Design processor_main, start of the top module:
module processor_main(
		input  clk, reset_n,                       
		input  [31:0] dmem_datain, 
		input  [31:0] imem_data,                   
		output [31:0] dmem_addr, dmem_dataout, PC,
		output dmem_rw, io_rw
   );
Size: ~1500 flip-flops, ~78000 um^2 of cells after synthesis.
export LEC_CHECK = 0
export CAP_MARGIN = 0
export CORE_MARGIN = 2
export CORE_UTILIZATION = 70
export CTS_CLUSTER_DIAMETER = 34
export CTS_CLUSTER_SIZE = 21
export HOLD_SLACK_MARGIN = -0.09
export MAX_ROUTING_LAYER = met4
export SETUP_SLACK_MARGIN = 0.99
export SLEW_MARGIN = 20
create_clock -name core_clock -period 7.11 [get_ports {clk}]
run.sh (not shown) runs the stock make flow with config.mk's settings and CLKGATE_MAP_FILE=.
The baseline died in 5_1_grt.
Rerun with:
==> flow/config.mk (replaced) <==
export PLATFORM = sky130hd
export DESIGN_NAME = processor_main
export DESIGN_NICKNAME = processor_main
export VERILOG_FILES = /design/flow/design.v
export SDC_FILE = /design/flow/constraint.sdc
export NUM_CORES = 4
export LEC_CHECK = 0
export CAP_MARGIN = 20
export CORE_MARGIN = 2
export CORE_UTILIZATION = 56
export SLEW_MARGIN = 20
==> flow/constraint.sdc (replaced) <==
create_clock -name core_clock -period 10.2 [get_ports {clk}]
set_input_delay 2.0400 -clock core_clock [delete_from_list [all_inputs] [get_ports {clk}]]
set_output_delay 2.0400 -clock core_clock [all_outputs]
set_load 0.01 [all_outputs]
What happened: The new run completed with no timing, DRC or antenna violations. Die area goes up by 25%. Area after synthesis is unchanged. Synthesized cell count stays the same.

== run A ==
processor_main again, from the RTL that the note above started with.
Design processor_main, start of the top module:
module processor_main(
		input  clk, reset_n,                       
		input  [31:0] dmem_datain, 
		input  [31:0] imem_data,                   
		output [31:0] dmem_addr, dmem_dataout, PC,
		output dmem_rw, io_rw
   );
Settings: LEC_CHECK=0, ABC_AREA=1, CAP_MARGIN=20, CORE_ASPECT_RATIO=0.5, CORE_MARGIN=2, CORE_UTILIZATION=72, CTS_CLUSTER_DIAMETER=378, CTS_CLUSTER_SIZE=98, PLACE_DENSITY=0.4, SETUP_SLACK_MARGIN=0.83, SLEW_MARGIN=20, TNS_END_PERCENT=10; clock period 5.76 ns.
For run A, the flow was terminated by a tool error in global routing (5_1_grt) and produced no final design.
The following lists how run B was set up differently from run A:
# run A
export LEC_CHECK = 0
export ABC_AREA = 1
export CAP_MARGIN = 20
export CORE_ASPECT_RATIO = 0.5
export CORE_MARGIN = 2
export CORE_UTILIZATION = 72
export CTS_CLUSTER_DIAMETER = 378
export CTS_CLUSTER_SIZE = 98
export PLACE_DENSITY = 0.4
export SETUP_SLACK_MARGIN = 0.83
export SLEW_MARGIN = 20
export TNS_END_PERCENT = 10
create_clock -name core_clock -period 5.76 [get_ports {clk}]
# run B
export LEC_CHECK = 0
export CAP_MARGIN = 20
export CORE_MARGIN = 2
export CORE_UTILIZATION = 9
export SLEW_MARGIN = 20
create_clock -name core_clock -period 17.5 [get_ports {clk}]
## What came out
Per the final summary, run B finished and its layout is clean on timing, DRC and antenna. Run B vs. run A: XOR/XNOR share of the synthesized area increased 0.42 points, width of the die increased 97%, post-synthesis area per instance increased 6.1 um2, chip area estimate from yosys synthesis decreased 1700 um2. Going from run A to run B, simple-gate area share of the yosys netlist dropped 9.1 points; area after synthesis dropped 2.1%; post-place instance area climbed 8100 um2.
What run C does differently from run B at the input level:
# run B
export LEC_CHECK = 0
export CAP_MARGIN = 20
export CORE_MARGIN = 2
export CORE_UTILIZATION = 9
export SLEW_MARGIN = 20
create_clock -name core_clock -period 17.5 [get_ports {clk}]
# run C
export LEC_CHECK = 0
export CAP_MARGIN = 20
export CORE_MARGIN = 2
export CORE_UTILIZATION = 51
export SLEW_MARGIN = 20
create_clock -name core_clock -period 5.74 [get_ports {clk}]
Findings:
- Run B closes out successfully: all stages finished, all timing, DRC and antenna checks passed.
- Run C ran in full, but the layout does not pass; the checks complain about setup timing.
- Looking only at final net count, and setting everything else aside, the lower value of run C and run B goes to run B.
- Taking run B as the reference point, the post-CTS resize count of run C rises by 62.
- Changes observed in run C relative to run B: worst path arrival time picked up an extra 4.38 ns; number of global-route vias before repair picked up an extra 2851; logic depth of the worst path, buffers included picked up an extra 29.
- Re switching portion of total power: run C and run B aren't equal, and the lower value belongs to run C.
- Changes observed in run C relative to run B: die outline height went down by 58%; clock-pin slew of the registers on the worst-case setup and hold paths neither gained nor lost much; peak ir drop on the vdd network higher.
- Side by side, setup slack of the critical path after layout turned out lower in run C than in run B.
--- input diff run C..run D ---
# run C
export LEC_CHECK = 0
export CAP_MARGIN = 20
export CORE_MARGIN = 2
export CORE_UTILIZATION = 51
export SLEW_MARGIN = 20
create_clock -name core_clock -period 5.74 [get_ports {clk}]
# run D
export LEC_CHECK = 0
export CAP_MARGIN = 20
export CORE_MARGIN = 2
export CORE_UTILIZATION = 40
export SLEW_MARGIN = 20
create_clock -name core_clock -period 10.2 [get_ports {clk}]
[summary]
- When run D is measured against run C, its time the worst path needs with I/O delays and setup turns out 2.20 ns higher.
- Every run in run D and run C closed cleanly, with the single exception of run C.
- Nothing crashed in run C and all stages finished; the problem is that the final layout failed, the offending checks being setup timing.
- Sort run D and run C by clock-cell share of area desc -> top: run D
- Worst hold slack after final layout in run D vs run C: up 0.0087 ns
- The count of H-tree levels built during CTS was comparable across run D and run C.
- Compared to run C, run D has portion of total power attributed to combinational logic 2.2 points lower.
- Of run D and run C, it is run D that has the lower post-cts sizing count.
--- input diff run D..run E ---
# run D
export LEC_CHECK = 0
export CAP_MARGIN = 20
export CORE_MARGIN = 2
export CORE_UTILIZATION = 40
export SLEW_MARGIN = 20
create_clock -name core_clock -period 10.2 [get_ports {clk}]
# run E
export LEC_CHECK = 0
export CAP_MARGIN = 20
export CORE_MARGIN = 2
export CORE_UTILIZATION = 40
export SETUP_SLACK_MARGIN = 2.27
export SLEW_MARGIN = 20
create_clock -name core_clock -period 10.2 [get_ports {clk}]
Results
The final layouts of run D and run E pass the timing, design-rule and antenna checks.
Against run D, run E reports a first-iteration DRC count that is higher.
Between run D and run E, the cell count after placement does not differ in any meaningful way.
Worst hold margin on run E is down relative to run D.
In the tables for run D and run E, switching part of the total reads lower with run E.
Run E vs run D: sequential cell fraction of total power down

## main
processor_main again, from the RTL that the note above started with.
==> flow/config.mk <==
export PLATFORM = sky130hd
export DESIGN_NAME = processor_main
export DESIGN_NICKNAME = processor_main
export VERILOG_FILES = /design/flow/design.v
export SDC_FILE = /design/flow/constraint.sdc
export NUM_CORES = 4
export LEC_CHECK = 0
export ABC_AREA = 1
export CAP_MARGIN = 20
export CORE_MARGIN = 2
export CORE_UTILIZATION = 72
export CTS_CLUSTER_DIAMETER = 366
export CTS_CLUSTER_SIZE = 95
export PLACE_DENSITY = 0.4
export SLEW_MARGIN = 20
==> flow/constraint.sdc <==
create_clock -name core_clock -period 5.97 [get_ports {clk}]
set_input_delay 1.1940 -clock core_clock [delete_from_list [all_inputs] [get_ports {clk}]]
set_output_delay 1.1940 -clock core_clock [all_outputs]
set_load 0.01 [all_outputs]
FAIL main @ global routing (5_1_grt): tool exited with error
Input changes introduced in the feature branch (baseline for comparison: main):
- CORE_UTILIZATION now 70, was 72
- CTS_CLUSTER_DIAMETER no longer set, was 366
- CTS_CLUSTER_SIZE now 35, was 95
- ABC_AREA no longer set, was 1
- PLACE_DENSITY no longer set, was 0.4
- the clock period (ns, I/O delays scaled along) now 5.7, was 5.97
[summary]
The feature branch never completed; the flow aborted with a tool error in global routing (5_1_grt).
Between main and the feature branch, the count of cells resized by post-cts repair is lower for the feature branch.
Comparing average cell area after synthesis for main and the feature branch, the smaller number came from main.
Of the two values seen for biggest combinational cell group after synthesis, multiplexers was produced by the feature branch and AND-OR/OR-AND gates by main.
Area enclosed by the die boundary went up slightly going from main to the feature branch.
On number of standard cells reported by yosys, the lower figure sits with the feature branch, not main.
From main to the feature branch, share of flip-flops with an asynchronous set or reset did not move at all.
Floorplan utilization in the feature branch vs main: down 2.3 points

## run 1
Starting RTL as in the previous note.
export LEC_CHECK = 0
export ABC_AREA = 1
export CAP_MARGIN = 20
export CORE_MARGIN = 2
export CORE_UTILIZATION = 72
export CTS_CLUSTER_DIAMETER = 366
export CTS_CLUSTER_SIZE = 95
export PLACE_DENSITY = 0.4
export SETUP_SLACK_MARGIN = 1.07
export SLEW_MARGIN = 20
export TNS_END_PERCENT = 5
create_clock -name core_clock -period 5.97 [get_ports {clk}]
Run 1 never completed, since it errored out during global routing (5_1_grt).
### run 1 -> run 2
Settings: SETUP_SLACK_MARGIN: 1.07 -> unset; CTS_CLUSTER_DIAMETER: 366 -> unset; CORE_UTILIZATION: 72 -> 40; PLACE_DENSITY: 0.4 -> unset; ABC_AREA: 1 -> unset; TNS_END_PERCENT: 5 -> unset; CTS_CLUSTER_SIZE: 95 -> unset; the clock period (ns, I/O delays scaled along): 5.97 -> 10.7.
Results
- Run 2 ended with every stage complete and zero timing, DRC or antenna violations.
- Area of the core up 84000 um2 in run 2 wrt run 1
- Share of synthesized cell area in and-or and or-and compound cells: lower on run 2
- NOTE synthesized cell count run 1->run 2 decreased by more than a quarter
- Compared to run 1, run 2 has placement-stage cell area 2.9% lower.
- The die used by run 2 is larger than the one used by run 1.
- Min number of cells in the yosys synthesis report across run 2 and run 1: run 2
- Of the two candidates, run 1 has the better total half-perimeter wirelength after legalization and detailed placement and run 2 the worse one.
--- input diff run 2..run 3 ---
Settings: setting CTS_CLUSTER_DIAMETER to 202 for the first time; changing CORE_UTILIZATION from 40 to 70; setting CTS_CLUSTER_SIZE to 36 for the first time; changing the clock period (ns, I/O delays scaled along) from 10.7 to 5.67.
==> comparison <==
Run status, run 3: aborted in global routing (5_1_grt), error GRT-0116
Going from run 2 to run 3, number of rows in the core area moved down, post-synth design cell area level, cell count in the Yosys report level, die area moved down.
Taking run 3 over run 2, the vertical die dimension ratio works out to 0.76.
Diff run 3..run 2 | async set or reset register ratio after synthesis | unchanged
In the tables for run 2 and run 3, number of CTS-inserted buffers reads higher with run 2.
The number of setup buffers added after CTS of run 3 exceeds that of run 2 by 35.
What run 3 reported for placeable core area has to be multiplied by 1.7 to get the figure for run 2.
#### Input delta (run 4 over run 3)
Settings: clearing CTS_CLUSTER_SIZE, which used to be 36; swapping 70 for 40 in CORE_UTILIZATION; clearing CTS_CLUSTER_DIAMETER, which used to be 202; swapping 5.67 for 11.0 in the clock period (ns, I/O delays scaled along).
## What came out
Run 4 closes out successfully: all stages finished, all timing, DRC and antenna checks passed. Compared run 4 vs run 3, and post-CTS setup repair buffer count is down in run 4. Total half-perimeter wirelength after legalization and detailed placement on run 4 is ahead of run 3. Run 3 -> run 4: total instance count after detailed placement increased by a few percent. Run 4 against run 3: adder-cell share of the synthesized area shows no meaningful change, total clock sinks shows no meaningful change, die area shows an increase of 84000 um2, count of standard-cell rows shows an increase of about 32%, synthesized netlist cell count shows no meaningful change. Against run 3, area of the placeable core in run 4 rose by more than half.
Power is estimated from default activity; no workload was simulated.
